==> trial 49 <==
// test_wrapper
module test_wrapper #(
	parameter SYS_VERSION = 41,
	parameter WIDTH = 16,
	parameter NUM_SUB_MON = 3
)(
	input clk,
	input reset,
	input       [5:0] slave_address,
	input             slave_read,
	input             slave_write,
	input      [31:0] slave_writedata,
	output reg [31:0] slave_readdata,
	output [WIDTH-1:0] dut_a,
	output [WIDTH-1:0] dut_b,
	input  [WIDTH-1:0] dut_out
);
	reg  [31:0] d_hpc_ctrl;
	wire [31:0] o_hpc_datctr;
	wire [31:0] o_hpc_errctr;
	wire [31:0] o_hpc_sysver;
	wire [31:0] o_hpc_dutdelay;
	reg  [31:0] i_hpc_fselect;
	reg  [31:0] i_hpc_fmanual_a;
	reg  [31:0] i_hpc_fmanual_b;
	reg  [31:0] i_hpc_fbitset_a;
	reg  [31:0] i_hpc_fbitset_b;
	reg  [31:0] i_hpc_fbitclr_a;
	reg  [31:0] i_hpc_fbitclr_b;
	reg  [31:0] o_hpc_maxacc;
	reg  [31:0] o_hpc_minacc;
	localparam D_CTRL_ADDR     = 6'h00;
	localparam O_SYSVER_ADDR   = 6'h04;
	localparam I_FSELECT_ADDR    = 6'h10;
	localparam I_FMANUAL_A_ADDR  = 6'h14;
  ...
make LEC_CHECK=0 CAP_MARGIN=20 CELL_PAD_IN_SITES_GLOBAL_PLACEMENT=0 CORE_ASPECT_RATIO=1.58 CORE_MARGIN=3 CORE_UTILIZATION=66 CTS_CLUSTER_SIZE=22 GPL_TIMING_DRIVEN=1 PLACE_DENSITY_LB_ADDON=0.11 SETUP_SLACK_MARGIN=0.62 SLEW_MARGIN=25 TNS_END_PERCENT=5 finish   # period 2.93 ns
run.sh (not shown) runs the stock make flow with config.mk's settings and CLKGATE_MAP_FILE=.
==> trial 93 (differences from trial 49) <==
==> flow/config.mk (replaced) <==
export PLATFORM = sky130hd
export DESIGN_NAME = test_wrapper
export DESIGN_NICKNAME = test_wrapper
export VERILOG_FILES = /design/flow/design.v
export SDC_FILE = /design/flow/constraint.sdc
export NUM_CORES = 4
export LEC_CHECK = 0
export CAP_MARGIN = 30
export CORE_MARGIN = 2
export CORE_UTILIZATION = 70
export CTS_CLUSTER_SIZE = 24
export SLEW_MARGIN = 20
==> flow/constraint.sdc (replaced) <==
create_clock -name core_clock -period 1.95 [get_ports {clk}]
set_input_delay 0.3900 -clock core_clock [delete_from_list [all_inputs] [get_ports {clk}]]
set_output_delay 0.3900 -clock core_clock [all_outputs]
set_load 0.01 [all_outputs]
==> results <==
- Clock power: trial 93 is larger than trial 49 (58%).
- Trial 93 completed, yet does not pass: negative setup slack. Trial 49 produced a clean layout.
- In trial 49 the non-clock buffer count is lower than in trial 93, by 266.
- In trial 49 the cell count is smaller than in trial 93, by 7.9%.
- Against trial 93, the cell area of trial 49 is smaller by 8.4%.
- In trial 93 the register-to-register slack is lower than in trial 49, by 820 ps.
- Flip-flop count is the same in trial 49 and trial 93.

---

==> run a <==
Starting RTL as in the previous note.
clock: 1.62 ns
lec_check: 0
abc_area: 1
cap_margin: 30
core_margin: 2
core_utilization: 70
cts_cluster_size: 24
hold_slack_margin: 0.29
setup_slack_margin: -0.16
slew_margin: 20
==> run b: changes against run a <==
Settings changed: CAP_MARGIN 30 to 10, CELL_PAD_IN_SITES_DETAIL_PLACEMENT set to 1, CELL_PAD_IN_SITES_GLOBAL_PLACEMENT set to 2, CORE_ASPECT_RATIO set to 1.83, CORE_UTILIZATION 70 to 69, CTS_CLUSTER_SIZE 24 to 64, HOLD_SLACK_MARGIN 0.29 to not set, MAX_ROUTING_LAYER set to met5, MIN_ROUTING_LAYER set to met2, PLACE_DENSITY_LB_ADDON set to 0.23, SETUP_SLACK_MARGIN -0.16 to 0.02.
==> flow/constraint.sdc (replaced) <==
create_clock -name core_clock -period 2.34 [get_ports {clk}]
set_input_delay 0.4680 -clock core_clock [delete_from_list [all_inputs] [get_ports {clk}]]
set_output_delay 0.4680 -clock core_clock [all_outputs]
set_load 0.01 [all_outputs]
==> run c: changes against run a <==
Settings changed: ABC_AREA 1 to not set, CAP_MARGIN 30 to 20, CORE_UTILIZATION 70 to 71, CTS_CLUSTER_DIAMETER set to 285, CTS_CLUSTER_SIZE 24 to not set, HOLD_SLACK_MARGIN 0.29 to not set, PLACE_DENSITY set to 0.39, SETUP_SLACK_MARGIN -0.16 to not set.
==> flow/constraint.sdc (replaced) <==
create_clock -name core_clock -period 2.01 [get_ports {clk}]
set_input_delay 0.4020 -clock core_clock [delete_from_list [all_inputs] [get_ports {clk}]]
set_output_delay 0.4020 -clock core_clock [all_outputs]
set_load 0.01 [all_outputs]
==> run d: changes against run a <==
Settings changed: ABC_AREA 1 to not set, CAP_MARGIN 30 to 20, CORE_UTILIZATION 70 to 40, CTS_CLUSTER_SIZE 24 to not set, HOLD_SLACK_MARGIN 0.29 to not set, SETUP_SLACK_MARGIN -0.16 to not set.
==> flow/constraint.sdc (replaced) <==
create_clock -name core_clock -period 2.8 [get_ports {clk}]
set_input_delay 0.5600 -clock core_clock [delete_from_list [all_inputs] [get_ports {clk}]]
set_output_delay 0.5600 -clock core_clock [all_outputs]
set_load 0.01 [all_outputs]
==> flow_summary.json <==
{
  "status": "finished with violations",
  "violations": "negative setup slack",
  "seq_power_share_pct": 51.7,
  "worst_slack_ps": -280,
  "p_switching_mw": 6.54,
  "reg2reg_slack_ps": -280,
  "num_tap_cells": 525,
  "power.total_mw": 31.8,
  "placedCellCount": 3252,
  "fin_crit_ps": 2290,
  "aoi_share_pct": 7.84,
  "finalSetupViolations": 41
}
[end of results for run c]
==> flow_summary.json <==
{
  "reg2reg_slack_ps": -420,
  "max-slew-margin-rel_pct": 25.0,
  "fin_crit_ps": 2430,
  "violations": "negative setup slack",
  "worst_slack_ps": -813,
  "yosys.area_share.adder_pct": 2.24,
  "r2r_start": "d_hpc_ctrl[0]$_DFFE_PP_",
  "seq_area_frac_synth_pct": 59.6,
  "flop_area_mm2": 0.0184,
  "aoi_share_pct": 8.28,
  "seq_power_share_pct": 51.1,
  "finalSetupViolations": 260,
  "placedCellCount": 4310,
  "ys_sh_xor_pct": 2.17,
  "num_tap_cells": 585,
  "p_switching_mw": 9.07,
  "power.total_mw": 40.0,
  "status": "finished with violations"
}
[end of results for run a]
==> flow_summary.json <==
{
  "ys_cells": 3463,
  "aoi_share_pct": 8.28,
  "ys_warn_count": 14,
  "ys_sh_mux_pct": 0,
  "core_mm2": 0.0440,
  "first-error": "[ERROR FLW-0024] Place density exceeds 1.0 (current PLACE_DENSITY_LB_ADDON =  0.23). Please check if the value of  PLACE_DENSITY_LB_ADDON is between 0 and 0.99.",
  "haltStage": "global placement without I/O (3_1_place_gp_skip_io)",
  "most_common_cell": "nand2_1",
  "status": "aborted with a tool error"
}
[end of results for run b]
==> flow_summary.json <==
{
  "status": "no timing/DRC/antenna violations",
  "power_leader": "registers",
  "aoi_share_pct": 7.84,
  "num_tap_cells": 950,
  "yosys.area_share.adder_pct": 2.40,
  "drc": 0,
  "buffers": 166,
  "powerComb_mw": 0.295,
  "seq_area_share_pct": 54.0,
  "worst_slack_ps": 221,
  "cp_top_family": "AND-OR/OR-AND gates",
  "finalSetupViolations": 0,
  "ys_sh_mux_pct": 6.08,
  "final_hold_viol_count": 0,
  "fin_crit_ps": 2580,
  "power.total_mw": 22.8,
  "place_ws_ps": 168,
  "clock_area_share_pct": 7.91,
  "p_switching_mw": 4.56
}
[end of results for run d]
Power and IR drop assume default switching activity.
